### design/flow/run.sh
#!/bin/bash
# the make line also repeats each setting of config.mk as NAME=value (left out here)
make -C /OpenROAD-flow-scripts/flow DESIGN_CONFIG=/design/flow/config.mk WORK_HOME=/design/flow/orfs CLKGATE_MAP_FILE= finish
### design/flow/config.mk
export PLATFORM = sky130hd
export DESIGN_NAME = rgb2dvi
export DESIGN_NICKNAME = rgb2dvi
export VERILOG_FILES = /design/flow/design.v
export SDC_FILE = /design/flow/constraint.sdc
export NUM_CORES = 4
export LEC_CHECK = 0
export ABC_AREA = 1
export CAP_MARGIN = 20
export CORE_MARGIN = 2
export CORE_UTILIZATION = 68
export CTS_CLUSTER_DIAMETER = 336
export CTS_CLUSTER_SIZE = 33
export SLEW_MARGIN = 20
### design/flow/constraint.sdc
create_clock -name core_clock -period 3.55 [get_ports {PixelClk}]
set_input_delay 0.7100 -clock core_clock [delete_from_list [all_inputs] [get_ports {PixelClk}]]
set_output_delay 0.7100 -clock core_clock [all_outputs]
set_load 0.01 [all_outputs]
### design/flow/design.v
module TMDS_Encoder (
    input  wire       PixelClk,
    output reg  [9:0] pDataOutRaw,    
    input  wire [7:0] pDataOut,       
    input  wire       pC0,
    input  wire       pC1,
    input  wire       pVde
);
localparam [9:0] kCtlTkn0 = 10'b1101010100;
localparam [9:0] kCtlTkn1 = 10'b0010101011;
localparam [9:0] kCtlTkn2 = 10'b0101010100;
localparam [9:0] kCtlTkn3 = 10'b1010101011;
function [3:0] sum_bits8;
    input [7:0] u;
    integer i;
    begin
        sum_bits8 = 4'd0;
        for (i = 0; i < 8; i = i + 1)
            sum_bits8 = sum_bits8 + {3'b000, u[i]};
    end
endfunction
reg  [7:0] pDataOut_1;
reg  [3:0] n1d_1;
reg        pC0_1, pC1_1, pVde_1;
reg  [8:0] q_m_2;
reg  [3:0] n1q_m_2, n0q_m_2;
reg        pC0_2, pC1_2, pVde_2;
reg  signed [4:0] cnt_t_3;
wire [8:0] q_m_xor_1, q_m_xnor_1, q_m_1;
wire [3:0] n1q_m_1;
always @(posedge PixelClk) begin
    pVde_1     <= pVde;
    n1d_1      <= sum_bits8(pDataOut);
    pDataOut_1 <= pDataOut;
    pC0_1      <= pC0;
    pC1_1      <= pC1;
end
assign q_m_xor_1[0]  = pDataOut_1[0];
assign q_m_xnor_1[0] = pDataOut_1[0];
genvar gi;
generate
    for (gi = 1; gi < 8; gi = gi + 1) begin : encode
        assign q_m_xor_1[gi]  = q_m_xor_1[gi-1] ^ pDataOut_1[gi];
        assign q_m_xnor_1[gi] = ~(q_m_xnor_1[gi-1] ^ pDataOut_1[gi]);
    end
endgenerate
assign q_m_xor_1[8]  = 1'b1;
assign q_m_xnor_1[8] = 1'b0;
assign q_m_1 = (n1d_1 > 4'd4 || (n1d_1 == 4'd4 && pDataOut_1[0] == 1'b0)) ?
               q_m_xnor_1 : q_m_xor_1;
assign n1q_m_1 = sum_bits8(q_m_1[7:0]);
always @(posedge PixelClk) begin
    n1q_m_2 <= n1q_m_1;
    n0q_m_2 <= 4'd8 - n1q_m_1;
    q_m_2   <= q_m_1;
    pC0_2   <= pC0_1;
    pC1_2   <= pC1_1;
    pVde_2  <= pVde_1;
end
wire cond_balanced_2     = (cnt_t_3 == 5'sd0) || (n1q_m_2 == 4'd4);
wire cond_not_balanced_2 = (cnt_t_3 > 5'sd0 && n1q_m_2 > 4'd4) ||
                           (cnt_t_3 < 5'sd0 && n1q_m_2 < 4'd4);
wire [9:0] control_token_2 = (!pC1_2 && !pC0_2) ? kCtlTkn0 :
                             (!pC1_2 &&  pC0_2) ? kCtlTkn1 :
                             ( pC1_2 && !pC0_2) ? kCtlTkn2 :
                                                  kCtlTkn3;
wire [9:0] q_out_2 =
    !pVde_2                            ? control_token_2 :
    (cond_balanced_2 && !q_m_2[8])     ? {~q_m_2[8], q_m_2[8], ~q_m_2[7:0]} :
    (cond_balanced_2 &&  q_m_2[8])     ? {~q_m_2[8], q_m_2[8],  q_m_2[7:0]} :
    cond_not_balanced_2                ? {1'b1,      q_m_2[8], ~q_m_2[7:0]} :
                                         {1'b0,      q_m_2[8],  q_m_2[7:0]};
wire signed [4:0] dc_bias_2 = $signed({1'b0, n0q_m_2}) - $signed({1'b0, n1q_m_2});
wire signed [4:0] cnt_t_2 =
    !pVde_2                        ? 5'sd0 :
    (cond_balanced_2 && !q_m_2[8]) ? cnt_t_3 + dc_bias_2 :
    (cond_balanced_2 &&  q_m_2[8]) ? cnt_t_3 - dc_bias_2 :
    cond_not_balanced_2            ? cnt_t_3 + $signed({3'b000,  q_m_2[8], 1'b0}) + dc_bias_2 :
                                     cnt_t_3 - $signed({3'b000, ~q_m_2[8], 1'b0}) - dc_bias_2;
always @(posedge PixelClk) begin
    cnt_t_3     <= cnt_t_2;
    pDataOutRaw <= q_out_2;    
end
endmodule
module rgb2dvi (
    input  wire        PixelClk,
    input  wire [23:0] vid_pData,
    input  wire        vid_pVDE,
    input  wire        vid_pHSync,
    input  wire        vid_pVSync,
    output wire [9:0]  pDataOutRaw0,    
    output wire [9:0]  pDataOutRaw1,    
    output wire [9:0]  pDataOutRaw2     
);
TMDS_Encoder DataEncoder0 (
    .PixelClk(PixelClk), .pDataOutRaw(pDataOutRaw0),
    .pDataOut(vid_pData[15:8]), .pC0(vid_pHSync), .pC1(vid_pVSync), .pVde(vid_pVDE));
TMDS_Encoder DataEncoder1 (
    .PixelClk(PixelClk), .pDataOutRaw(pDataOutRaw1),
    .pDataOut(vid_pData[7:0]), .pC0(1'b0), .pC1(1'b0), .pVde(vid_pVDE));
TMDS_Encoder DataEncoder2 (
    .PixelClk(PixelClk), .pDataOutRaw(pDataOutRaw2),
    .pDataOut(vid_pData[23:16]), .pC0(1'b0), .pC1(1'b0), .pVde(vid_pVDE));
endmodule
==> deck_impl_summary.md, run 1 <==
Implementation Results

GRT
  – First-pass GRT wire length: 28820 um
  – Largest net degree at the start of global routing: 36
  – Initial antenna violation count: 0
  – GR Overflow Total: 0
  – GR Util All Layers: 28.72%
  – Vias in the first global route: 6409

Detailed routing
  – DR top layer: met4
  – Routed length on met2: 9417 um
  – Routed length on met3: 888 um
  – Tally of nets with antenna violations remaining after routing: 0
  – N_diodes: 0
  – # DRC: 0
  – Via Count: 6309
  – Iteration-0 DRC Markers: 508
  – Wire length after detailed routing: 18300 um
  – Routed WL per cell: 15.99 um
  – DRT met1 WL: 7450 um
  – Drt first pass iters: 5
  – Via/cell ratio: 5.515

Worst setup path
  – RR Startpoint: DataEncoder1.n1d_1[0]
  – CP startpoint: DataEncoder1.n1d_1[0]
  – CP endpoint kind: flop
  – Crit path buf inv count: 2
  – Critical Path RT: 3.88 ns
  – CP delay by family, top: adder cells
  – Sequence of cells on the critical path: nor2_1 -> nand2_1 -> a21o_1 -> xnor2_2 -> ha_1 -> fa_1 -> inv_2 -> fa_1 -> fa_2 -> fa_1 -> inv_1 -> nor3_2 -> xor2_1
  – Reg2reg end: DataEncoder1.n0q_m_2[3]
  – R2r setup slk: -0.16 ns
  – Stages on the worst setup path: 13
  – Startpoint types: flop
  – Worst Reg2Reg Path Length in Cells: 13
  – CP max FO: 2
  – WS Path Type: flop to flop
  – Worst Setup EP: DataEncoder1.n0q_m_2[3]
  – Crit path largest cell delay: 0.56 ns
  – CP Data Arrival Time: 4.04 ns
  – Most Frequent Cell on Critical Path: fa_1
  – Slowest cell on crit path: fa_1

Final timing
  – Setup TNS: -0.4814 ns
  – RSZ-0062 raised after global routing: yes
  – Slew Viols, Final: 0
  – Finish-stage setup viols: 5
  – Final worst setup slack: -0.1595 ns
  – Highest clock rate: 269.6 MHz
  – Fin. Hold Viols: 0
  – Clk_skew: 0.01455 ns
  – Worst slew margin: 60.00%
  – Worst Max-Slew Pin Slew: 0.5994 ns
  – Period utilization: 104.5%
  – Hold slack: 0.3286 ns
  – Final min period: 3.710 ns

Yosys
  – Top cells by area: dfxtp_1 (35%), ha_1 (14%), fa_1 (9.3%)
  – Yosys simple share: 19.01%
  – Main flop type: dfxtp_1
  – Yosys stat cell total: 909
  – Max-area cell share: 34.89%
  – Ys async rst share: 0%
  – Cells after Synth: 909
  – Yosys warns: 1
  – Avg Synthesized Cell Area: 8.522 sq um
  – Syn_nets: 1060
  – Comb area leader: adder cells
  – Post-synth mux share: 0%
  – Distinct cells, synth: 33
  – Ao+oa area frac: 8.060%
  – Seq cells post-synth: 135
  – Post-synth EDFFs: 0
  – Synth Seq Share: 34.89%
  – Synthesized cell area: 7746 sq um
  – Commonest cells in the netlist: inv_1 (173), dfxtp_1 (135), nand2_1 (129)
  – Yosys stat area: 7746 sq um
  – Cell type with the largest total area: dfxtp_1
  – Synth Area in Adders: 23.36%
  – Xor/xnor share: 5.201%
  – Most common cell in the netlist: inv_1

Clocking
  – H-Tree Depth: 4
  – CTS Buffer Depth: 2
  – # clock sinks: 135
  – CTS tree: done
  – Latest clock arrival within the worst-skew pair: 0.42 ns
  – Clock root cell: clkbuf_16
  – CTS Buf Count: 17
  – Clock slew at reported path FFs: 0.06 ns
  – Post-CTS Hold Buffers: 0

Floorplan
  – Chip area: 12260 sq um
  – Fp_density: 70.53%
  – IO Count: 58
  – Rows: 38
  – Core Area: 10980 sq um
  – Die height: 110.7 um
  – Die Wd: 110.7 um

Layout
  – Fill cell count: 642
  – Final #Nets: 1142
  – Area Growth Syn to Fin: 19.12%
  – Comb gate area: 4397 sq um
  – Seq. cell area: 2706 sq um

Run
  – Max_cap viols: 0
  – Stage-log warning count: 61

Placed design
  – RD Place Congestion: 0.9578
  – Port Buffer Count: 57
  – Detailed-placement wirelength estimate: 12180 um

Min path
  – Hold Path Depth: 0
  – Hold WC Path Type: flop to flop
  – Hold Path Sink: DataEncoder2.pVde_2
  – Hold Crit Start: DataEncoder2.pVde_1

Run status
  – Layout Check Fails: setup timing
  – Status: failed layout checks
## through the flow
stage	utilization, %	instance area (sq um)	worst slack (ns)	std cells
finish	84.02	9228	-0.1595	1144
global route	84.02	9228	-0.3427	1144
CTS	83.58	9180	-0.1024	1142
detailed placement	78.08	8576	-0.09856	1109
global placement	78.08	8576	-0.02052	1109
floorplan	-	7792	-0.05210	909
## layer usage
metal	global-route usage, %	vias up
met1	33.56	2990
met5	0	-
li1	-	3019
met3	5.960	66
met2	51.94	234
met4	10.50	0
## timing repair
action,in CTS,in global routing
setup buffers,1,2
setup endpoints to repair,7,9
pin swaps,6,5
hold endpoints to repair,0,0
gates resized,3,10
## final cells by class
class / count / share of cell area, %
clock inverter: 11 / 1.342
clock buffer: 21 / 4.990
inverter: 187 / 7.634
tap: 140 / 1.898
multi-input combinational: 581 / 47.65
sequential: 135 / 29.33
timing repair buffer: 69 / 7.159
==> run 2: changes to the inputs <==
ABC_AREA = not set   (was 1)
CAP_MARGIN = 30   (was 20)
CORE_ASPECT_RATIO = 0.87   (was not set)
CORE_MARGIN = 9   (was 2)
CORE_UTILIZATION = 53   (was 68)
CTS_CLUSTER_DIAMETER = 171   (was 336)
CTS_CLUSTER_SIZE = not set   (was 33)
GPL_TIMING_DRIVEN = 0   (was not set)
MAX_ROUTING_LAYER = met4   (was not set)
MIN_ROUTING_LAYER = met2   (was not set)
TNS_END_PERCENT = 5   (was not set)
clock period = 4.28 ns   (was 3.55 ns; I/O delays follow)
==> run 2 against run 1 <==
  * The run now finishes clean
  * First-iteration DRC count increased by 53%
  * Design area decreased by 4.8%
  * Sequential share of layout area increased by 1.4 points
  * Non-clock buffer count decreased by 4
  * Synthesized area decreased by 5.1%
  * Worst setup slack improved by 0.45 ns
  * Clock skew decreased by 0.0054 ns
  * Largest cell class unchanged
==> deck_impl_summary.md, run 2 <==
Implementation Results

Run status
  – Status: no timing/DRC/antenna violations

Detailed routing
  – Iteration-0 DRC Markers: 775 (+53%)
  – Tally of nets with antenna violations remaining after routing: 0 (unchanged)
  – DRT met1 WL: 0 um (-100%)
  – DR top layer: met4
  – Wire length after detailed routing: 14370 um (-21%)
  – N_diodes: 0 (unchanged)
  – Via/cell ratio: 6.727 (+22%)
  – Routed length on met2: 8019 um (-15%)
  – Drt first pass iters: 7 (+2)
  – Routed length on met3: 5883 um (+560%)
  – # DRC: 0 (unchanged)
  – Routed WL per cell: 14.44 um (-9.7%)
  – Via Count: 6693 (+6.1%)

GRT
  – GR Util All Layers: 26.55% (-2.2 points)
  – Initial antenna violation count: 0 (unchanged)
  – First-pass GRT wire length: 24320 um (-16%)
  – GR Overflow Total: 0 (unchanged)
  – Vias in the first global route: 7652 (+19%)
  – Largest net degree at the start of global routing: 17 (-53%)

Yosys
  – Distinct cells, synth: 59 (+79%)
  – Ao+oa area frac: 8.939% (+0.88 points)
  – Top cells by area: dfxtp_1 (37%), ha_1 (15%), fa_1 (9.8%)
  – Yosys warns: 1 (unchanged)
  – Main flop type: dfxtp_1
  – Synth Seq Share: 36.78% (+1.9 points)
  – Commonest cells in the netlist: dfxtp_1 (135), inv_1 (123), ha_1 (87)
  – Syn_nets: 873 (-18%)
  – Max-area cell share: 36.78% (+1.9 points)
  – Seq cells post-synth: 135 (unchanged)
  – Xor/xnor share: 13.23% (+8.0 points)
  – Most common cell in the netlist: dfxtp_1
  – Cell type with the largest total area: dfxtp_1
  – Cells after Synth: 722 (-21%)
  – Post-synth mux share: 0.9876% (+0.99 points)
  – Synthesized cell area: 7348 sq um (-5.1%)
  – Synth Area in Adders: 24.62% (+1.3 points)
  – Yosys simple share: 8.633% (-10 points)
  – Comb area leader: adder cells
  – Post-synth EDFFs: 0 (unchanged)
  – Avg Synthesized Cell Area: 10.18 sq um (+19%)
  – Ys async rst share: 0% (unchanged)
  – Yosys stat area: 7348 sq um (-5.1%)
  – Yosys stat cell total: 722 (-21%)

Worst setup path
  – Startpoint types: flop
  – WS Path Type: flop to flop
  – CP endpoint kind: flop
  – Most Frequent Cell on Critical Path: fa_1
  – Critical Path RT: 4.58 ns (+0.70 ns)
  – CP delay by family, top: adder cells
  – CP Data Arrival Time: 4.29 ns (+0.25 ns)
  – Crit path largest cell delay: 0.55 ns (about the same)
  – RR Startpoint: DataEncoder1.pDataOut_1[0]
  – Worst Reg2Reg Path Length in Cells: 12 (-1)
  – CP max FO: 5 (+3)
  – CP startpoint: DataEncoder1.pDataOut_1[0]
  – Worst Setup EP: DataEncoder1.n0q_m_2[3]
  – Slowest cell on crit path: fa_1
  – Stages on the worst setup path: 12 (-1)
  – Reg2reg end: DataEncoder1.n0q_m_2[3]
  – R2r setup slk: 0.29 ns (+0.45 ns)
  – Crit path buf inv count: 1 (-1)
  – Sequence of cells on the critical path: nand2_1 -> a21oi_2 -> xnor2_1 -> ha_1 -> fa_1 -> inv_1 -> fa_1 -> fa_1 -> fa_1 -> xnor2_1 -> nor3_1 -> xor2_1

Min path
  – Hold WC Path Type: flop to flop
  – Hold Path Sink: DataEncoder2.pVde_2
  – Hold Crit Start: DataEncoder2.pVde_1
  – Hold Path Depth: 0 (unchanged)

Final timing
  – Worst slew margin: 47.60% (-12 points)
  – Highest clock rate: 250.8 MHz (-7.0%)
  – Finish-stage setup viols: 0 (-5)
  – Period utilization: 93.16% (-11 points)
  – Final min period: 3.987 ns (+0.2776 ns)
  – RSZ-0062 raised after global routing: no
  – Slew Viols, Final: 0 (unchanged)
  – Clk_skew: 0.009109 ns (-0.005438 ns)
  – Worst Max-Slew Pin Slew: 0.7751 ns (+0.1757 ns)
  – Hold slack: 0.3238 ns (-0.004791 ns)
  – Setup TNS: 0 ns (+0.4814 ns)
  – Fin. Hold Viols: 0 (unchanged)

Placed design
  – RD Place Congestion: 0.8341 (-13%)
  – Port Buffer Count: 57 (unchanged)
  – DP Cell Count: 963 (-13%)
  – Detailed-placement wirelength estimate: 11140 um (-8.5%)

Clocking
  – Post-CTS Hold Buffers: 0 (unchanged)
  – H-Tree Depth: 4 (unchanged)
  – Latest clock arrival within the worst-skew pair: 0.42 ns (about the same)
  – Clock slew at reported path FFs: 0.06 ns (about the same)
  – CTS tree: done
  – CTS Buf Count: 17 (unchanged)
  – Clock root cell: clkbuf_16
  – # clock sinks: 135 (unchanged)
  – CTS Buffer Depth: 2 (unchanged)

Floorplan
  – Core Area: 13370 sq um (+22%)
  – Fp_density: 54.96% (-16 points)
  – Die height: 127.8 um (+15%)
  – IO Count: 58 (unchanged)
  – Rows: 39 (+2.6%)
  – Die Wd: 144.2 um (+30%)
  – Chip area: 18440 sq um (+50%)

Layout
  – Fin cells: 995 (-13%)
  – Area Growth Syn to Fin: 19.55%
  – Final core utilization: 65.70% (-18 points)
  – Final #Nets: 949 (-17%)

Run
  – Max_cap viols: 0 (unchanged)
  – Stage-log warning count: 56 (-8.2%)
[run 2: metal layers]
layer,vias to the layer above,track usage (%)
li1,2452,-
met3,98,37.94
met1,2545,-
met4,0,4.707
met2,1598,27.97
met5,-,-
[run 2: what timing repair did]
action / 4_1_cts / 5_1_grt
setup endpoints to repair: 0 / 5
resized: 0 / 4
buffers inserted: 0 / 0
[run 2: layout make-up]
type	instances	area, sq um
Clock buffer	21	470.5
Multi-Input combinational cell	455	4164
Sequential cell	135	2703
Inverter	124	465.4
Clock inverter	11	146.4
Timing Repair Buffer	57	570.5
Buffer	8	35.03
Fill cell	1078	4586
Tap cell	184	230.2
[run 2: per-stage QoR]
step / worst slack [ns] / instance area [sq um]
floorplan: 0.4787 / 7348
global placement: 0.1546 / 8149
detailed placement: 0.1385 / 8149
CTS: 0.09803 / 8766
global route: 0.04374 / 8785
finish: 0.2929 / 8785
==> run 3: changes to the inputs <==
CAP_MARGIN = 20   (was 30)
CELL_PAD_IN_SITES_GLOBAL_PLACEMENT = 3   (was not set)
CORE_ASPECT_RATIO = 1.25   (was 0.87)
CORE_MARGIN = 2   (was 9)
CORE_UTILIZATION = 24   (was 53)
CTS_CLUSTER_DIAMETER = 287   (was 171)
GPL_ROUTABILITY_DRIVEN = 1   (was not set)
GPL_TIMING_DRIVEN = not set   (was 0)
MAX_ROUTING_LAYER = not set   (was met4)
MIN_ROUTING_LAYER = not set   (was met2)
PLACE_DENSITY_LB_ADDON = 0.19   (was not set)
SETUP_SLACK_MARGIN = 0.01   (was not set)
SLEW_MARGIN = 35   (was 20)
TNS_END_PERCENT = not set   (was 5)
clock period = 4.8 ns   (was 4.28 ns; I/O delays follow)
==> run 3 against run 2 <==
  * Still clean
  * Synthesized area stayed put
  * Routed wire length up 7.5%
  * Die size grew 74%
  * Sequential cell count is the same
  * Worst setup slack improved by 0.47 ns
  * Synthesized cell count stayed put
  * Largest cell class unchanged
  * Highest routed layer unchanged
==> deck_impl_summary.md, run 3 <==
Implementation Results

Run status
  – Status: no timing/DRC/antenna violations

Clocking
  – Post-CTS Setup Inserts: 0 (unchanged)
  – CTS Buf Count: 17 (unchanged)
  – Post-CTS Resized: 0 (unchanged)
  – Latest clock arrival within the worst-skew pair: 0.43 ns (about the same)
  – # clock sinks: 135 (unchanged)
  – CTS Buffer Depth: 2 (unchanged)
  – Post-CTS Hold Buffers: 0 (unchanged)
  – Clock slew at reported path FFs: 0.06 ns (about the same)
  – CTS tree: done
  – H-Tree Depth: 4 (unchanged)
  – Clock root cell: clkbuf_16

Yosys
  – Synthesized cell area: 7348 sq um (unchanged)
  – Synth Area in Adders: 24.62% (unchanged)
  – Xor/xnor share: 13.23% (unchanged)
  – Synth Seq Share: 36.78% (unchanged)
  – Seq cells post-synth: 135 (unchanged)
  – Top cells by area: dfxtp_1 (37%), ha_1 (15%), fa_1 (9.8%)
  – Syn_nets: 873 (unchanged)
  – Most common cell in the netlist: dfxtp_1
  – Max-area cell share: 36.78% (unchanged)
  – Cell type with the largest total area: dfxtp_1
  – Cells after Synth: 722 (unchanged)
  – Yosys stat cell total: 722 (unchanged)
  – Avg Synthesized Cell Area: 10.18 sq um (unchanged)
  – Post-synth mux share: 0.9876% (unchanged)
  – Commonest cells in the netlist: dfxtp_1 (135), inv_1 (123), ha_1 (87)
  – Post-synth EDFFs: 0 (unchanged)
  – Comb area leader: adder cells
  – Ys async rst share: 0% (unchanged)
  – Yosys warns: 1 (unchanged)
  – Main flop type: dfxtp_1
  – Yosys simple share: 8.633% (unchanged)
  – Distinct cells, synth: 59 (unchanged)
  – Ao+oa area frac: 8.939% (unchanged)
  – Yosys stat area: 7348 sq um (unchanged)

Worst setup path
  – WS Path Type: flop to flop
  – RR Startpoint: DataEncoder1.pDataOut_1[0]
  – Crit path largest cell delay: 0.53 ns (-0.02 ns)
  – Stages on the worst setup path: 12 (unchanged)
  – CP endpoint kind: flop
  – Reg2reg end: DataEncoder1.n0q_m_2[3]
  – CP max FO: 5 (unchanged)
  – Worst Setup EP: DataEncoder1.n0q_m_2[3]
  – Sequence of cells on the critical path: nand2_1 -> a21oi_1 -> xnor2_1 -> ha_1 -> fa_1 -> inv_1 -> fa_1 -> fa_1 -> fa_1 -> xnor2_1 -> nor3_1 -> xor2_1
  – Most Frequent Cell on Critical Path: fa_1
  – CP delay by family, top: adder cells
  – Crit path buf inv count: 1 (unchanged)
  – Slowest cell on crit path: fa_1
  – CP Data Arrival Time: 4.34 ns (+0.05 ns)
  – R2r setup slk: 0.76 ns (+0.47 ns)
  – Critical Path RT: 5.10 ns (+0.52 ns)
  – CP startpoint: DataEncoder1.pDataOut_1[0]
  – Startpoint types: flop
  – Worst Reg2Reg Path Length in Cells: 12 (unchanged)

GRT
  – Grt met2 use: 19.52% (-8.4 points)
  – Top Usage Layer GRT: met2
  – Routing usage on met1: 10.92% (+11 points)
  – Largest net degree at the start of global routing: 32 (+15)
  – GR Overflow Total: 0 (unchanged)
  – GR Util All Layers: 10.36% (-16 points)
  – Vias in the first global route: 5029 (-34%)
  – Initial antenna violation count: 0 (unchanged)
  – First-pass GRT wire length: 25550 um (+5.1%)
  – GR Util met3: 2.594% (-35 points)

Final timing
  – Period utilization: 84.17% (-9.0 points)
  – Worst slew margin: 54.63% (+7.0 points)
  – Highest clock rate: 247.5 MHz (-1.3%)
  – RSZ-0062 raised after global routing: no
  – Setup TNS: 0 ns (unchanged)
  – Worst Max-Slew Pin Slew: 0.6711 ns (-0.1040 ns)
  – Finish-stage setup viols: 0 (unchanged)
  – Final min period: 4.040 ns (+0.05290 ns)
  – Fin. Hold Viols: 0 (unchanged)
  – Slew Viols, Final: 0 (unchanged)
  – Clk_skew: 0.01068 ns (+0.001570 ns)

Detailed routing
  – Tally of nets with antenna violations remaining after routing: 0 (unchanged)
  – Wire length after detailed routing: 15440 um (+7.5%)
  – Via Count: 4773 (-29%)
  – Iteration-0 DRC Markers: 92 (-88%)
  – Via/cell ratio: 3.954 (-41%)
  – # DRC: 0 (unchanged)
  – N_diodes: 0 (unchanged)
  – Drt first pass iters: 4 (-3)
  – Routed WL per cell: 12.80 um (-11%)

Min path
  – Hold Path Depth: 0 (unchanged)
  – Hold Path Sink: DataEncoder0.pC1_2
  – Hold WC Path Type: flop to flop
  – Hold Crit Start: DataEncoder0.pC1_1

Floorplan
  – Die height: 199.6 um (+56%)
  – IO Count: 58 (unchanged)
  – Core Area: 30120 sq um (+130%)
  – Fp_density: 24.40% (-31 points)
  – Die Wd: 160.5 um (+11%)
  – Rows: 71 (+82%)
  – Chip area: 32040 sq um (+74%)

Placed design
  – Detailed-placement wirelength estimate: 12290 um (+10%)
  – RD Place Congestion: 0.7314 (-12%)
  – Port Buffer Count: 57 (unchanged)

Layout
  – Area Growth Syn to Fin: 22.51%
  – Final core utilization: 29.89% (-36 points)
  – Final #Nets: 944 (-0.53%)

Run
  – Max_cap viols: 0 (unchanged)
  – Stage-log warning count: 55 (-1.8%)
[run 3: routing by layer]
metal	share of wire, %	wire, um
met4	1.7	269
met2	54	8287
met1	42	6446
met3	2.8	440
met5	0	0
[run 3: cell type report]
type / count / area, sq um
fill: 3130 / 21110
multi-input combinational: 455 / 4149
sequential: 135 / 2703
timing repair buffer: 60 / 593.1
tap: 401 / 501.7
inverter: 124 / 465.4
clock buffer: 20 / 446.7
clock inverter: 12 / 143.9
[run 3: metrics by stage]
stage	setup slack (ns)	cells	hold WS [ns]	cell area, sq um
after global routing	0.4563	1207	0.3420	9002
after CTS	0.6943	1207	0.3382	9002
after global placement	0.8039	1175	0.3192	8408
final	0.7600	1207	0.3320	9002
after floorplan	0.9987	722	0.3096	7348
after detailed placement	0.7076	1175	0.3175	8412
==> run 4: changes to the inputs <==
ABC_AREA = 1   (was not set)
CAP_MARGIN = 0   (was 20)
CELL_PAD_IN_SITES_GLOBAL_PLACEMENT = not set   (was 3)
CORE_ASPECT_RATIO = 0.92   (was 1.25)
CORE_UTILIZATION = 71   (was 24)
CTS_CLUSTER_DIAMETER = 145   (was 287)
GPL_ROUTABILITY_DRIVEN = not set   (was 1)
HOLD_SLACK_MARGIN = -0.09   (was not set)
PLACE_DENSITY = 0.63   (was not set)
PLACE_DENSITY_LB_ADDON = not set   (was 0.19)
SETUP_SLACK_MARGIN = -0.21   (was 0.01)
SLEW_MARGIN = 20   (was 35)
clock period = 3.18 ns   (was 4.8 ns; I/O delays follow)
==> run 4 against run 3 <==
  * Now fails the layout checks on setup timing
  * Design area is 10% higher
  * Sequential share of layout area is 2.6 points lower
  * Die size is 63% lower
  * Utilization is 63 points higher
  * Routed wire length is 140% higher
  * Sequential cell count stayed put
  * Non-clock buffer count is 55 higher
  * Via count is 87% higher
  * Global-route usage is 42 points higher
  * First-iteration DRC count went up to 24 times the previous value
==> deck_impl_summary.md, run 4 <==
Implementation Results

Run status
  – Status: failed layout checks
  – Layout Check Fails: setup timing

Worst setup path
  – Crit path largest cell delay: 0.60 ns (+0.07 ns)
  – CP Data Arrival Time: 4.98 ns (+0.64 ns)
  – Critical Path RT: 3.53 ns (-1.57 ns)
  – CP endpoint kind: flop
  – Slowest cell on crit path: fa_1
  – CP startpoint: DataEncoder0.pDataOut_1[0]
  – CP delay by family, top: simple AND/OR/NAND/NOR gates
  – WS Path Type: flop to flop
  – Startpoint types: flop
  – RR Startpoint: DataEncoder0.pDataOut_1[0]
  – Stages on the worst setup path: 19 (+7)
  – Worst Setup EP: DataEncoder0.n0q_m_2[3]
  – Worst Reg2Reg Path Length in Cells: 19 (+7)
  – Sequence of cells on the critical path: inv_2 -> buf_4 -> nand2_1 -> nand2_2 -> nand2_4 -> nand2_4 -> nand2_4 -> buf_4 -> nand3_2 -> nand3_1 -> buf_4 -> nand3_1 -> nand2_1 -> fa_1 -> fa_2 -> fa_2 -> inv_2 -> nor3_2 -> xor2_1
  – Crit path buf inv count: 5 (+4)
  – CP max FO: 3 (-2)
  – R2r setup slk: -1.45 ns (-2.21 ns)
  – Reg2reg end: DataEncoder0.n0q_m_2[3]

Final timing
  – Clk_skew: 0.02196 ns (+0.01128 ns)
  – Worst Max-Slew Pin Slew: 0.8066 ns (+0.1356 ns)
  – Period utilization: 145.6% (+61 points)
  – Slew Viols, Final: 0 (unchanged)
  – Highest clock rate: 215.9 MHz (-13%)
  – RSZ-0062 raised after global routing: yes
  – Fin. Hold Viols: 0 (unchanged)
  – Final worst setup slack: -1.451 ns (-2.211 ns)
  – Finish-stage setup viols: 31 (+31)
  – Hold slack: 0.3316 ns (-0.0004540 ns)
  – Final min period: 4.631 ns (+0.5909 ns)
  – Worst slew margin: 45.66% (-9.0 points)

Clocking
  – Post-CTS Hold Buffers: 0 (unchanged)
  – CTS tree: done
  – Clock slew at reported path FFs: 0.07 ns (about the same)
  – CTS Buf Count: 17 (unchanged)
  – Latest clock arrival within the worst-skew pair: 0.45 ns (+0.02 ns)
  – H-Tree Depth: 4 (unchanged)
  – # clock sinks: 135 (unchanged)
  – Clock root cell: clkbuf_16
  – CTS Buffer Depth: 2 (unchanged)

Placed design
  – Detailed-placement wirelength estimate: 13100 um (+6.6%)
  – RD Place Congestion: 0.9199 (+26%)
  – Setup WS pre-CTS: -0.5995 ns (-1.307 ns)
  – Port Buffer Count: 57 (unchanged)

Yosys
  – Commonest cells in the netlist: inv_1 (173), dfxtp_1 (135), nand2_1 (129)
  – Post-synth EDFFs: 0 (unchanged)
  – Post-synth mux share: 0% (-0.99 points)
  – Cell type with the largest total area: dfxtp_1
  – Comb area leader: adder cells
  – Cells after Synth: 909 (+26%)
  – Seq cells post-synth: 135 (unchanged)
  – Synth Area in Adders: 23.36% (-1.3 points)
  – Yosys stat area: 7746 sq um (+5.4%)
  – Ao+oa area frac: 8.060% (-0.88 points)
  – Synth Seq Share: 34.89% (-1.9 points)
  – Most common cell in the netlist: inv_1
  – Yosys simple share: 19.01% (+10 points)
  – Distinct cells, synth: 33 (-44%)
  – Top cells by area: dfxtp_1 (35%), ha_1 (14%), fa_1 (9.3%)
  – Xor/xnor share: 5.201% (-8.0 points)
  – Yosys warns: 1 (unchanged)
  – Yosys stat cell total: 909 (+26%)
  – Syn_nets: 1060 (+21%)
  – Max-area cell share: 34.89% (-1.9 points)
  – Ys async rst share: 0% (unchanged)
  – Main flop type: dfxtp_1
  – Synthesized cell area: 7746 sq um (+5.4%)
  – Avg Synthesized Cell Area: 8.522 sq um (-16%)

Floorplan
  – Rows: 36 (-49%)
  – Core Area: 10630 sq um (-65%)
  – Fp_density: 72.87% (+48 points)
  – Die height: 104.2 um (-48%)
  – Die Wd: 112.9 um (-30%)
  – Chip area: 11760 sq um (-63%)
  – IO Count: 58 (unchanged)

Detailed routing
  – Via Count: 8929 (+87%)
  – N_diodes: 0 (unchanged)
  – # DRC: 0 (unchanged)
  – DRT met1 WL: 10930 um (+69%)
  – Wire length after detailed routing: 37250 um (+140%)
  – Iteration-0 DRC Markers: 2194 (+2300%)
  – Routed WL per cell: 31.49 um (+150%)
  – Tally of nets with antenna violations remaining after routing: 0 (unchanged)
  – Routed length on met2: 14310 um (+73%)
  – Drt first pass iters: 30 (+26)
  – Routed length on met3: 6553 um (+1400%)
  – DR top layer: met5
  – Via/cell ratio: 7.548 (+91%)

Min path
  – Hold Path Depth: 0 (unchanged)
  – Hold Path Sink: DataEncoder0.pC0_2
  – Hold Crit Start: DataEncoder0.pC0_1
  – Hold WC Path Type: flop to flop

GRT
  – First-pass GRT wire length: 46450 um (+82%)
  – Largest net degree at the start of global routing: 36 (+13%)
  – GR Overflow Total: 0 (unchanged)
  – GR Util All Layers: 52.07% (+42 points)
  – Vias in the first global route: 8269 (+64%)
  – Initial antenna violation count: 1 (+1)

Run
  – Max_cap viols: 0 (unchanged)
  – Stage-log warning count: 61 (+11%)

Layout
  – Area Growth Syn to Fin: 27.99%
  – Final #Nets: 1188 (+26%)
  – Final core utilization: 93.27% (+63 points)
  – Fill cell count: 306 (-90%)
-- run 4: what timing repair did --
item                       CTS  global route
setup endpoints to repair   14            25
resized                     21            68
setup buffers                9            11
pin swaps                    7            18
-- run 4: layout make-up --
class                      count  area (sq um)  area share, %
clock inverter                12         120.1          1.212
multi-input combinational    581          4743          47.84
timing repair buffer         115          1021          10.30
inverter                     187         706.9          7.130
tap                          133         166.4          1.678
sequential                   135          2720          27.44
clock buffer                  20         436.7          4.404
-- run 4: metal layers --
layer	global-route usage, %	vias up
met5	3.111	-
met2	77.71	1318
li1	-	3117
met3	23.14	591
met1	56.35	3901
met4	43.12	2
-- run 4: stage by stage --
step / std cells / setup TNS [ns] / cell area (sq um)
3_5_place_dp: 1131 / -5.749 / 8787
3_3_place_gp: 1131 / -2.962 / 8787
4_1_cts: 1172 / -5.531 / 9507
5_1_grt: 1183 / -17.75 / 9915
2_1_floorplan: 909 / -2.618 / 7795
6_report: 1183 / -19.13 / 9915
==> run 5: changes to the inputs <==
ABC_AREA = not set   (was 1)
CAP_MARGIN = 40   (was 0)
CELL_PAD_IN_SITES_GLOBAL_PLACEMENT = 0   (was not set)
CORE_ASPECT_RATIO = 0.91   (was 0.92)
CORE_UTILIZATION = 72   (was 71)
CTS_CLUSTER_DIAMETER = 203   (was 145)
GPL_ROUTABILITY_DRIVEN = 1   (was not set)
HOLD_SLACK_MARGIN = not set   (was -0.09)
PLACE_DENSITY = 0.38   (was 0.63)
SETUP_SLACK_MARGIN = -0.22   (was -0.21)
SLEW_MARGIN = 5   (was 20)
clock period = 3.42 ns   (was 3.18 ns; I/O delays follow)
==> run 5 against run 4 <==
  * The layout still fails its checks (setup timing)
  * Via count down 39%
  * Fmax up 22%
  * Clock-buffer cell count up 5
  * Cell count down 19%
  * First-iteration DRC count decreased by 82%
  * Highest routed layer is now met4
==> deck_impl_summary.md, run 5 <==
Implementation Results

Yosys
  – Post-synth EDFFs: 0 (unchanged)
  – Synth Area in Adders: 24.62% (+1.3 points)
  – Most common cell in the netlist: dfxtp_1
  – Ao+oa area frac: 8.939% (+0.88 points)
  – Synth Seq Share: 36.78% (+1.9 points)
  – Max-area cell share: 36.78% (+1.9 points)
  – Xor/xnor share: 13.23% (+8.0 points)
  – Cell type with the largest total area: dfxtp_1
  – Yosys stat area: 7348 sq um (-5.1%)
  – Distinct cells, synth: 59 (+79%)
  – Commonest cells in the netlist: dfxtp_1 (135), inv_1 (123), ha_1 (87)
  – Synthesized cell area: 7348 sq um (-5.1%)
  – Avg Synthesized Cell Area: 10.18 sq um (+19%)
  – Syn_nets: 873 (-18%)
  – Cells after Synth: 722 (-21%)
  – Seq cells post-synth: 135 (unchanged)
  – Ys async rst share: 0% (unchanged)
  – Yosys stat cell total: 722 (-21%)
  – Top cells by area: dfxtp_1 (37%), ha_1 (15%), fa_1 (9.8%)
  – Post-synth mux share: 0.9876% (+0.99 points)
  – Yosys warns: 1 (unchanged)
  – Yosys simple share: 8.633% (-10 points)
  – Main flop type: dfxtp_1
  – Comb area leader: adder cells

Layout
  – Final #Nets: 969 (-18%)
  – Final core utilization: 89.23% (-4.0 points)
  – Area Growth Syn to Fin: 21.78%
  – Seq. cell area: 2711 sq um (-0.32%)
  – Comb gate area: 4265 sq um (-10%)
  – Fill cell count: 415 (+36%)

Worst setup path
  – Reg2reg end: DataEncoder2.n0q_m_2[3]
  – Stages on the worst setup path: 13 (-6)
  – WS Path Type: flop to flop
  – CP startpoint: DataEncoder2.n1d_1[1]
  – Startpoint types: flop
  – CP delay by family, top: adder cells
  – CP max FO: 2 (-1)
  – CP endpoint kind: flop
  – Slowest cell on crit path: fa_2
  – Crit path largest cell delay: 0.61 ns (about the same)
  – CP Data Arrival Time: 4.23 ns (-0.75 ns)
  – R2r setup slk: -0.39 ns (+1.07 ns)
  – Crit path buf inv count: 2 (-3)
  – Sequence of cells on the critical path: nor2_2 -> nand2_1 -> a21oi_2 -> xnor2_2 -> ha_1 -> inv_1 -> fa_1 -> fa_1 -> fa_2 -> fa_2 -> inv_2 -> nor3_2 -> xor2_1
  – Worst Setup EP: DataEncoder2.n0q_m_2[3]
  – Critical Path RT: 3.85 ns (+0.32 ns)
  – Worst Reg2Reg Path Length in Cells: 13 (-6)
  – RR Startpoint: DataEncoder2.n1d_1[1]

Placed design
  – Port Buffer Count: 57 (unchanged)
  – RD Place Congestion: 0.9696 (+5.4%)
  – Detailed-placement wirelength estimate: 11030 um (-16%)
  – Setup WS pre-CTS: -0.4206 ns (+0.1789 ns)

Run status
  – Status: failed layout checks
  – Layout Check Fails: setup timing

Clocking
  – H-Tree Depth: 4 (unchanged)
  – CTS Buffer Depth: 2 (unchanged)
  – # clock sinks: 135 (unchanged)
  – CTS Buf Count: 17 (unchanged)
  – Clock root cell: clkbuf_8
  – Latest clock arrival within the worst-skew pair: 0.53 ns (+0.08 ns)
  – Clock slew at reported path FFs: 0.06 ns (about the same)
  – Post-CTS Hold Buffers: 0 (unchanged)
  – CTS tree: done

Detailed routing
  – # DRC: 0 (unchanged)
  – Via Count: 5456 (-39%)
  – Wire length after detailed routing: 16900 um (-55%)
  – Via/cell ratio: 5.707 (-24%)
  – N_diodes: 0 (unchanged)
  – Tally of nets with antenna violations remaining after routing: 0 (unchanged)
  – Routed WL per cell: 17.67 um (-44%)
  – Iteration-0 DRC Markers: 392 (-82%)
  – Drt first pass iters: 9 (-70%)

Final timing
  – Finish-stage setup viols: 11 (-65%)
  – Highest clock rate: 262.8 MHz (+22%)
  – RSZ-0062 raised after global routing: yes
  – Final min period: 3.805 ns (-0.8256 ns)
  – Final worst setup slack: -0.3854 ns (+1.066 ns)
  – Clk_skew: 0.008440 ns (-0.01352 ns)
  – Fin. Hold Viols: 0 (unchanged)
  – Setup TNS: -1.670 ns (+17.46 ns)
  – Slew Viols, Final: 0 (unchanged)
  – Worst Max-Slew Pin Slew: 0.8871 ns (+0.08048 ns)
  – Period utilization: 111.3% (-34 points)
  – Worst slew margin: 40.79% (-4.9 points)
  – Hold slack: 0.3267 ns (-0.004880 ns)

Floorplan
  – Rows: 35 (-2.8%)
  – IO Count: 58 (unchanged)
  – Die height: 100.4 um (-3.7%)
  – Die Wd: 109.9 um (-2.7%)
  – Chip area: 11030 sq um (-6.2%)
  – Fp_density: 73.28% (+0.41 points)
  – Core Area: 10030 sq um (-5.7%)

Min path
  – Hold Path Sink: DataEncoder2.pVde_2
  – Hold Path Depth: 0 (unchanged)
  – Hold Crit Start: DataEncoder2.pVde_1
  – Hold WC Path Type: flop to flop

Run
  – Stage-log warning count: 60 (-1.6%)
  – Max_cap viols: 0 (unchanged)

GRT
  – Largest net degree at the start of global routing: 32 (-11%)
  – GR Overflow Total: 0 (unchanged)
  – Vias in the first global route: 5665 (-31%)
  – GR Util All Layers: 31.52% (-21 points)
  – Initial antenna violation count: 0 (-1)
  – First-pass GRT wire length: 26350 um (-43%)
[run 5: final cells by class]
class                   count  area share (%)
well taps                 129           1.804
clock inverters             3          0.7550
repair buffers             85           8.865
flip-flops and latches    135           30.30
clock buffers              25           5.411
inverters                 124           5.201
multi-input cells         455           47.66
[run 5: routing by layer]
layer | global-route usage, % | vias to the layer above | wire (um)
met5 | 0 | - | 0
met4 | 13.92 | 0 | 674
met3 | 6.494 | 84 | 1031
met2 | 55.83 | 250 | 8684
met1 | 36.44 | 2613 | 6504
li1 | - | 2509 | -
[run 5: what timing repair did]
| action | in CTS | in global routing |
|---|---|---|
| setup endpoints to repair | 7 | 10 |
| buffers inserted | 2 | 0 |
| gates resized | 8 | 20 |
| pin swaps | 10 | 19 |
| gates cloned | 0 | 0 |
[run 5: per-stage QoR]
stage          instances  instance area, sq um
6_report             956                  8949
5_1_grt              956                  8949
4_1_cts              957                  8864
3_5_place_dp         927                  8272
3_3_place_gp         927                  8272
2_1_floorplan        722                  7360
==> run 6: changes to the inputs <==
CELL_PAD_IN_SITES_GLOBAL_PLACEMENT = not set   (was 0)
CORE_ASPECT_RATIO = not set   (was 0.91)
CORE_UTILIZATION = 68   (was 72)
CTS_CLUSTER_DIAMETER = 268   (was 203)
GPL_ROUTABILITY_DRIVEN = not set   (was 1)
PLACE_DENSITY = not set   (was 0.38)
SETUP_SLACK_MARGIN = -0.19   (was -0.22)
SLEW_MARGIN = 20   (was 5)
clock period = 2.93 ns   (was 3.42 ns; I/O delays follow)
==> run 6 against run 5 <==
  * The layout still fails its checks (setup timing)
  * Global-route usage fell by 1.1 points
  * Critical path depth did not move
  * Worst hold slack got worse by 0.0015 ns
  * Via count rose by 1.1%
  * Critical endpoint is now DataEncoder1.n0q_m_2[2]
==> deck_impl_summary.md, run 6 <==
Implementation Results

Run status
  – Status: failed layout checks
  – Layout Check Fails: setup timing

Worst setup path
  – Worst Reg2Reg Path Length in Cells: 13 (unchanged)
  – Crit path buf inv count: 2 (unchanged)
  – Reg2reg end: DataEncoder1.n0q_m_2[2]
  – CP Data Arrival Time: 4.13 ns (-0.10 ns)
  – Crit path largest cell delay: 0.53 ns (-0.08 ns)
  – CP max FO: 2 (unchanged)
  – CP endpoint kind: flop
  – CP startpoint: DataEncoder1.n1d_1[1]
  – RR Startpoint: DataEncoder1.n1d_1[1]
  – Slowest cell on crit path: fa_1
  – Critical Path RT: 3.39 ns (-0.46 ns)
  – Worst Setup EP: DataEncoder1.n0q_m_2[2]
  – R2r setup slk: -0.75 ns (-0.36 ns)
  – Sequence of cells on the critical path: nor2_4 -> nand2_2 -> a21oi_4 -> xnor2_2 -> ha_1 -> fa_1 -> inv_1 -> fa_1 -> fa_2 -> fa_2 -> buf_4 -> ha_4 -> xnor2_2
  – WS Path Type: flop to flop
  – Stages on the worst setup path: 13 (unchanged)
  – Startpoint types: flop
  – CP delay by family, top: adder cells

Detailed routing
  – Via/cell ratio: 5.572 (-2.4%)
  – Drt first pass iters: 5 (-4)
  – # DRC: 0 (unchanged)
  – Via Count: 5516 (+1.1%)
  – Tally of nets with antenna violations remaining after routing: 0 (unchanged)
  – Iteration-0 DRC Markers: 327 (-17%)
  – N_diodes: 0 (unchanged)
  – Routed WL per cell: 18.05 um (+2.2%)
  – Wire length after detailed routing: 17870 um (+5.8%)

Yosys
  – Yosys simple share: 8.633% (unchanged)
  – Post-synth EDFFs: 0 (unchanged)
  – Synth Seq Share: 36.78% (unchanged)
  – Distinct cells, synth: 59 (unchanged)
  – Cells after Synth: 722 (unchanged)
  – Avg Synthesized Cell Area: 10.18 sq um (unchanged)
  – Main flop type: dfxtp_1
  – Yosys stat cell total: 722 (unchanged)
  – Ao+oa area frac: 8.939% (unchanged)
  – Comb area leader: adder cells
  – Synthesized cell area: 7348 sq um (unchanged)
  – Synth Area in Adders: 24.62% (unchanged)
  – Yosys stat area: 7348 sq um (unchanged)
  – Post-synth mux share: 0.9876% (unchanged)
  – Yosys warns: 1 (unchanged)
  – Seq cells post-synth: 135 (unchanged)
  – Commonest cells in the netlist: dfxtp_1 (135), inv_1 (123), ha_1 (87)
  – Most common cell in the netlist: dfxtp_1
  – Xor/xnor share: 13.23% (unchanged)
  – Top cells by area: dfxtp_1 (37%), ha_1 (15%), fa_1 (9.8%)
  – Max-area cell share: 36.78% (unchanged)
  – Syn_nets: 873 (unchanged)
  – Ys async rst share: 0% (unchanged)
  – Cell type with the largest total area: dfxtp_1

Min path
  – Hold Crit Start: DataEncoder0.pC1_1
  – Hold WC Path Type: flop to flop
  – Hold Path Sink: DataEncoder0.pC1_2
  – Hold Path Depth: 0 (unchanged)

Final timing
  – Finish-stage setup viols: 25 (+14)
  – Final min period: 3.677 ns (-0.1285 ns)
  – Hold slack: 0.3251 ns (-0.001549 ns)
  – Clk_skew: 0.01133 ns (+0.002887 ns)
  – Final worst setup slack: -0.7469 ns (-0.3615 ns)
  – Worst slew margin: 51.89% (+11 points)
  – Worst Max-Slew Pin Slew: 0.7161 ns (-0.1710 ns)
  – Period utilization: 125.5% (+14 points)
  – RSZ-0062 raised after global routing: yes
  – Slew Viols, Final: 0 (unchanged)
  – Highest clock rate: 272.0 MHz (+3.5%)
  – Fin. Hold Viols: 0 (unchanged)

Layout
  – Fill cell count: 442 (+6.5%)
  – Comb gate area: 4427 sq um (+3.8%)
  – Final #Nets: 994 (+2.6%)
  – Area Growth Syn to Fin: 27.43%
  – Seq. cell area: 2714 sq um (about the same)
  – Final Cell Area: 9364 sq um (+4.6%)

Clocking
  – Clock root cell: clkbuf_8
  – CTS tree: done
  – H-Tree Depth: 4 (unchanged)
  – Latest clock arrival within the worst-skew pair: 0.54 ns (about the same)
  – CTS Buffer Depth: 2 (unchanged)
  – # clock sinks: 135 (unchanged)
  – Clock slew at reported path FFs: 0.07 ns (about the same)
  – CTS Buf Count: 17 (unchanged)
  – Post-CTS Hold Buffers: 0 (unchanged)

GRT
  – First-pass GRT wire length: 27130 um (+3.0%)
  – Vias in the first global route: 5824 (+2.8%)
  – Largest net degree at the start of global routing: 32 (unchanged)
  – GR Util All Layers: 30.38% (-1.1 points)
  – GR Overflow Total: 0 (unchanged)
  – Initial antenna violation count: 0 (unchanged)

Floorplan
  – Rows: 37 (+5.7%)
  – IO Count: 58 (unchanged)
  – Die Wd: 108.0 um (-1.8%)
  – Fp_density: 70.55% (-2.7 points)
  – Core Area: 10420 sq um (+3.9%)
  – Die height: 108.0 um (+7.6%)
  – Chip area: 11650 sq um (+5.7%)

Placed design
  – Port Buffer Count: 57 (unchanged)
  – Setup WS pre-CTS: -0.6743 ns (-0.2537 ns)
  – Detailed-placement wirelength estimate: 11580 um (+5.0%)
  – Post-placement cell area: 8512 sq um (+2.9%)
  – RD Place Congestion: 0.9501 (-2.0%)

Run
  – Max_cap viols: 0 (unchanged)
  – Stage-log warning count: 60 (unchanged)
-- run 6: timing repair --
action	CTS	global route
gates resized	14	26
buffers inserted	4	3
pin swaps	10	14
setup endpoints to repair	15	17
gates cloned	0	0
-- run 6: per-layer routing --
metal	global-route usage, %	up-vias	part of all wire (%)	wire [um]
met5	0	-	0	0
met4	12.91	0	4.1	733
met3	7.896	73	6.0	1071
met2	54.49	221	52	9230
met1	34.10	2659	38	6839
li1	-	2563	-	-
-- run 6: final cells by class --
cell class | count | area share [%]
sequential | 135 | 28.98
inverter | 124 | 4.971
multi-input combinational | 455 | 47.27
clock buffer | 21 | 4.797
timing repair buffer | 110 | 10.81
tap | 136 | 1.817
clock inverter | 9 | 1.350
-- run 6: stage by stage --
| stage | util, % | TNS, ns | instances |
|---|---|---|---|
| final | 89.90 | -8.026 | 990 |
| after global routing | 89.90 | -10.88 | 990 |
| after CTS | 88.19 | -6.919 | 987 |
| after detailed placement | 81.72 | -9.829 | 953 |
| after global placement | 81.45 | -7.372 | 952 |
| after floorplan | - | -5.323 | 722 |
==> run 7: changes to the inputs <==
CAP_MARGIN = 20   (was 40)
CELL_PAD_IN_SITES_GLOBAL_PLACEMENT = 3   (was not set)
CORE_UTILIZATION = 40   (was 68)
CTS_CLUSTER_DIAMETER = not set   (was 268)
GPL_ROUTABILITY_DRIVEN = 1   (was not set)
HOLD_SLACK_MARGIN = -0.0   (was not set)
MAX_ROUTING_LAYER = met5   (was not set)
PLACE_DENSITY_LB_ADDON = 0.27   (was not set)
SETUP_SLACK_MARGIN = -0.08   (was -0.19)
SLEW_MARGIN = 40   (was 20)
clock period = 2.57 ns   (was 2.93 ns; I/O delays follow)
==> run 7 against run 6 <==
  * The layout still fails its checks (setup timing)
  * Clock skew is essentially flat
  * Die size grew 67%
  * Sequential share of layout area shrank 2.0 points
  * Synthesized area is the same
  * Register-to-register slack lost 0.20 ns
  * Critical path type unchanged
  * Sequential cell count is the same
  * Cell count grew 15%
  * Routed wire length shrank 14%
  * First-iteration DRC count shrank 42%
  * Design area grew 7.8%
  * Fmax grew 4.6%
==> deck_impl_summary.md, run 7 <==
Implementation Results

Yosys
  – Yosys warns: 1 (unchanged)
  – Xor/xnor share: 13.23% (unchanged)
  – Cell type with the largest total area: dfxtp_1
  – Top cells by area: dfxtp_1 (37%), ha_1 (15%), fa_1 (9.8%)
  – Seq cells post-synth: 135 (unchanged)
  – Synthesized cell area: 7348 sq um (unchanged)
  – Synth Area in Adders: 24.62% (unchanged)
  – Ys async rst share: 0% (unchanged)
  – Main flop type: dfxtp_1
  – Syn_nets: 873 (unchanged)
  – Cells after Synth: 722 (unchanged)
  – Post-synth EDFFs: 0 (unchanged)
  – Yosys stat area: 7348 sq um (unchanged)
  – Yosys stat cell total: 722 (unchanged)
  – Yosys simple share: 8.633% (unchanged)
  – Comb area leader: adder cells
  – Max-area cell share: 36.78% (unchanged)
  – Avg Synthesized Cell Area: 10.18 sq um (unchanged)
  – Post-synth mux share: 0.9876% (unchanged)
  – Most common cell in the netlist: dfxtp_1
  – Ao+oa area frac: 8.939% (unchanged)
  – Synth Seq Share: 36.78% (unchanged)
  – Commonest cells in the netlist: dfxtp_1 (135), inv_1 (123), ha_1 (87)
  – Distinct cells, synth: 59 (unchanged)

Min path
  – Hold Path Depth: 1 (+1)
  – Hold WC Path Type: primary input to flop
  – Hold Path Sink: DataEncoder0.pDataOut_1[2]
  – Hold Crit Start: vid_pData[10]

GRT
  – Initial antenna violation count: 0 (unchanged)
  – GR Util All Layers: 16.57% (-14 points)
  – Largest net degree at the start of global routing: 22 (-31%)
  – GR Overflow Total: 0 (unchanged)
  – Vias in the first global route: 5531 (-5.0%)
  – First-pass GRT wire length: 25820 um (-4.8%)

Final timing
  – Worst Max-Slew Pin Slew: 0.6386 ns (-0.07751 ns)
  – Fin. Hold Viols: 0 (unchanged)
  – Final min period: 3.515 ns (-0.1614 ns)
  – Clk_skew: 0.01106 ns (-0.0002694 ns)
  – Period utilization: 136.8% (+11 points)
  – Highest clock rate: 284.5 MHz (+4.6%)
  – Finish-stage setup viols: 22 (-12%)
  – RSZ-0062 raised after global routing: yes
  – Slew Viols, Final: 0 (unchanged)
  – Final worst setup slack: -0.9455 ns (-0.1986 ns)
  – Worst slew margin: 57.10% (+5.2 points)

Detailed routing
  – Wire length after detailed routing: 15370 um (-14%)
  – Via Count: 5240 (-5.0%)
  – N_diodes: 0 (unchanged)
  – # DRC: 0 (unchanged)
  – Drt first pass iters: 4 (-1)
  – Tally of nets with antenna violations remaining after routing: 0 (unchanged)
  – Routed WL per cell: 13.55 um (-25%)
  – Via/cell ratio: 4.621 (-17%)
  – Iteration-0 DRC Markers: 190 (-42%)

Floorplan
  – IO Count: 58 (unchanged)
  – Chip area: 19470 sq um (+67%)
  – Rows: 49 (+32%)
  – Die height: 139.5 um (+29%)
  – Die Wd: 139.5 um (+29%)
  – Core Area: 18020 sq um (+73%)
  – Fp_density: 40.77% (-30 points)

Run status
  – Layout Check Fails: setup timing
  – Status: failed layout checks

Worst setup path
  – CP startpoint: DataEncoder1.n1d_1[0]
  – CP endpoint kind: flop
  – Crit path buf inv count: 2 (unchanged)
  – CP delay by family, top: adder cells
  – Worst Setup EP: DataEncoder1.n0q_m_2[3]
  – WS Path Type: flop to flop
  – Reg2reg end: DataEncoder1.n0q_m_2[3]
  – Worst Reg2Reg Path Length in Cells: 13 (unchanged)
  – R2r setup slk: -0.95 ns (-0.20 ns)
  – Slowest cell on crit path: fa_2
  – Startpoint types: flop
  – CP Data Arrival Time: 3.86 ns (-0.27 ns)
  – CP max FO: 2 (unchanged)
  – Crit path largest cell delay: 0.56 ns (+0.03 ns)
  – Stages on the worst setup path: 13 (unchanged)
  – Sequence of cells on the critical path: nor2_2 -> nand2_2 -> a21oi_4 -> xnor2_2 -> ha_1 -> fa_1 -> inv_1 -> fa_1 -> fa_2 -> fa_2 -> inv_2 -> nor3_2 -> xor2_1
  – Critical Path RT: 2.92 ns (-0.47 ns)
  – RR Startpoint: DataEncoder1.n1d_1[0]

Layout
  – Area Growth Syn to Fin: 37.43%
  – Seq. cell area: 2720 sq um (+0.23%)
  – Final #Nets: 1043 (+4.9%)
  – Final Cell Area: 10100 sq um (+7.8%)
  – Fill cell count: 1596 (+260%)
  – Comb gate area: 4686 sq um (+5.9%)

Clocking
  – CTS Buffer Depth: 2 (unchanged)
  – Latest clock arrival within the worst-skew pair: 0.42 ns (-0.12 ns)
  – H-Tree Depth: 4 (unchanged)
  – CTS Buf Count: 17 (unchanged)
  – Clock slew at reported path FFs: 0.06 ns (about the same)
  – Clock root cell: clkbuf_16
  – CTS tree: done
  – # clock sinks: 135 (unchanged)

Placed design
  – Detailed-placement wirelength estimate: 11780 um (+1.8%)
  – RD Place Congestion: 0.8091 (-15%)
  – Post-placement cell area: 8986 sq um (+5.6%)
  – Port Buffer Count: 57 (unchanged)

Run
  – Max_cap viols: 0 (unchanged)
  – Stage-log warning count: 58 (-3.3%)
run 7: cell type report:
cell class              instances  share of cell area, %
clock buffers                  18                  4.250
inverters                     124                  4.609
flip-flops and latches        135                  26.94
repair buffers                159                  13.32
multi-input cells             455                  46.40
well taps                     229                  2.837
clock inverters                14                  1.648
run 7: metal layers:
layer / routed length, um / track usage, %
met5: 0 / 0
met4: 198 / 5.211
met3: 374 / 3.166
met2: 8071 / 29.70
met1: 6724 / 20.11
run 7: repair_timing:
action | 4_1_cts | 5_1_grt
endpoints found under the setup margin | 32 | 39
hold buffers | 0 | 0
pin swaps | 21 | 48
setup buffers | 7 | 7
gates resized | 40 | 72
run 7: metrics by stage:
step	setup TNS, ns	hold WS, ns	utilization [%]	cells	worst slack [ns]
after floorplan	-12.71	0.3096	-	722	-0.9097
after global placement	-18.60	0.3152	49.85	1088	-0.8872
after detailed placement	-20.55	0.3158	49.85	1088	-0.9875
after CTS	-13.41	0.3301	54.26	1127	-0.9182
after global routing	-16.48	0.2276	56.03	1134	-1.120
final	-12.99	0.2339	56.03	1134	-0.9455
==> run 8: changes to the inputs <==
CELL_PAD_IN_SITES_GLOBAL_PLACEMENT = not set   (was 3)
CORE_UTILIZATION = 58   (was 40)
GPL_ROUTABILITY_DRIVEN = not set   (was 1)
HOLD_SLACK_MARGIN = not set   (was -0.0)
MAX_ROUTING_LAYER = not set   (was met5)
PLACE_DENSITY_LB_ADDON = not set   (was 0.27)
SETUP_SLACK_MARGIN = not set   (was -0.08)
SLEW_MARGIN = 20   (was 40)
clock period = 2.07 ns   (was 2.57 ns; I/O delays follow)
==> run 8 against run 7 <==
  * Fmax is 2.5% lower
  * First-iteration DRC count grew 28%
  * Utilization up 30 points
  * Highest routed layer unchanged
  * Clock-buffer cell count grew 6
  * Sequential share of layout area is 1.7 points lower
  * The layout still fails its checks (setup timing)
==> deck_impl_summary.md, run 8 <==
Implementation Results

Yosys
  – Xor/xnor share: 13.23% (unchanged)
  – Max-area cell share: 36.78% (unchanged)
  – Commonest cells in the netlist: dfxtp_1 (135), inv_1 (123), ha_1 (87)
  – Post-synth EDFFs: 0 (unchanged)
  – Yosys warns: 1 (unchanged)
  – Synth Seq Share: 36.78% (unchanged)
  – Seq cells post-synth: 135 (unchanged)
  – Top cells by area: dfxtp_1 (37%), ha_1 (15%), fa_1 (9.8%)
  – Synth Area in Adders: 24.62% (unchanged)
  – Comb area leader: adder cells
  – Synthesized cell area: 7348 sq um (unchanged)
  – Avg Synthesized Cell Area: 10.18 sq um (unchanged)
  – Main flop type: dfxtp_1
  – Ao+oa area frac: 8.939% (unchanged)
  – Post-synth mux share: 0.9876% (unchanged)
  – Ys async rst share: 0% (unchanged)

Detailed routing
  – Routed length on met2: 9129 um (+13%)
  – Wire length after detailed routing: 17410 um (+13%)
  – Iteration-0 DRC Markers: 244 (+28%)
  – Drt first pass iters: 4 (unchanged)
  – Tally of nets with antenna violations remaining after routing: 0 (unchanged)

Layout
  – Final Cell Area: 10830 sq um (+7.2%)
  – Area Growth Syn to Fin: 47.35%
  – Fin cells: 1116 (-1.6%)

Worst setup path
  – Crit path buf inv count: 2 (unchanged)
  – Worst Setup EP: DataEncoder1.n0q_m_2[3]
  – Sequence of cells on the critical path: nand2_2 -> a21oi_4 -> xnor2_2 -> ha_1 -> fa_1 -> inv_2 -> fa_2 -> fa_2 -> fa_2 -> inv_2 -> nor3_4 -> xor2_1
  – Slowest cell on crit path: fa_2
  – Startpoint types: flop
  – Crit path largest cell delay: 0.60 ns (+0.04 ns)
  – WS Path Type: flop to flop
  – RR Startpoint: DataEncoder1.pDataOut_1[0]
  – CP Data Arrival Time: 3.95 ns (+0.09 ns)
  – R2r setup slk: -1.54 ns (-0.59 ns)
  – Reg2reg end: DataEncoder1.n0q_m_2[3]
  – CP startpoint: DataEncoder1.pDataOut_1[0]
  – CP max FO: 3 (+1)

Final timing
  – Final worst setup slack: -1.536 ns (-0.5904 ns)
  – Slew Viols, Final: 0 (unchanged)
  – Highest clock rate: 277.3 MHz (-2.5%)
  – Fin. Hold Viols: 0 (unchanged)
  – Clk_skew: 0.01040 ns (-0.0006577 ns)
  – Worst Max-Slew Pin Slew: 0.6479 ns (+0.009304 ns)
  – Hold slack: 0.09907 ns (-0.1348 ns)
  – Finish-stage setup viols: 38 (+73%)

GRT
  – GR Util All Layers: 24.55% (+8.0 points)
  – Largest net degree at the start of global routing: 32 (+45%)
  – First-pass GRT wire length: 25910 um (+0.35%)

Floorplan
  – Chip area: 13590 sq um (-30%)
  – Core Area: 12520 sq um (-31%)
  – Die height: 116.6 um (-16%)
  – Rows: 41 (-16%)
  – Fp_density: 58.71% (+18 points)

Placed design
  – Port Buffer Count: 57 (unchanged)
  – Post-placement cell area: 9360 sq um (+4.2%)
  – DP Cell Count: 1061 (-2.5%)

Min path
  – Hold Crit Start: vid_pData[16]
  – Hold Path Sink: DataEncoder2.pDataOut_1[0]

Clocking
  – Clock root cell: clkbuf_16
  – Post-CTS Hold Buffers: 0 (unchanged)
  – CTS Buffer Depth: 2 (unchanged)

Run status
  – Status: failed layout checks
  – Layout Check Fails: setup timing
-- run 8: cell type report --
| cell class | count | area (sq um) |
|---|---|---|
| Inverter | 124 | 475.5 |
| Tap cell | 172 | 215.2 |
| Fill cell | 643 | 1689 |
| Clock inverter | 7 | 95.09 |
| Multi-Input combinational cell | 455 | 5097 |
| Timing Repair Buffer | 199 | 1728 |
| Sequential cell | 135 | 2735 |
| Clock buffer | 24 | 481.7 |
-- run 8: metal layers --
layer / up-vias / GRT usage, %
met5: - / 0
met3: 42 / 6.487
met4: 0 / 6.588
met2: 139 / 43.53
met1: 2646 / 29.61
li1: 2740 / -
-- run 8: metrics by stage --
step | TNS [ns]
floorplan | -28.45
global placement | -37.01
detailed placement | -40.15
CTS | -28.98
global route | -33.57
finish | -29.84
-- run 8: timing repair --
| action | in CTS | in global routing |
|---|---|---|
| setup buffers | 14 | 15 |
| setup endpoints to repair | 51 | 65 |
| pin swaps | 74 | 58 |
| cloned | 0 | 2 |
| gates resized | 126 | 68 |
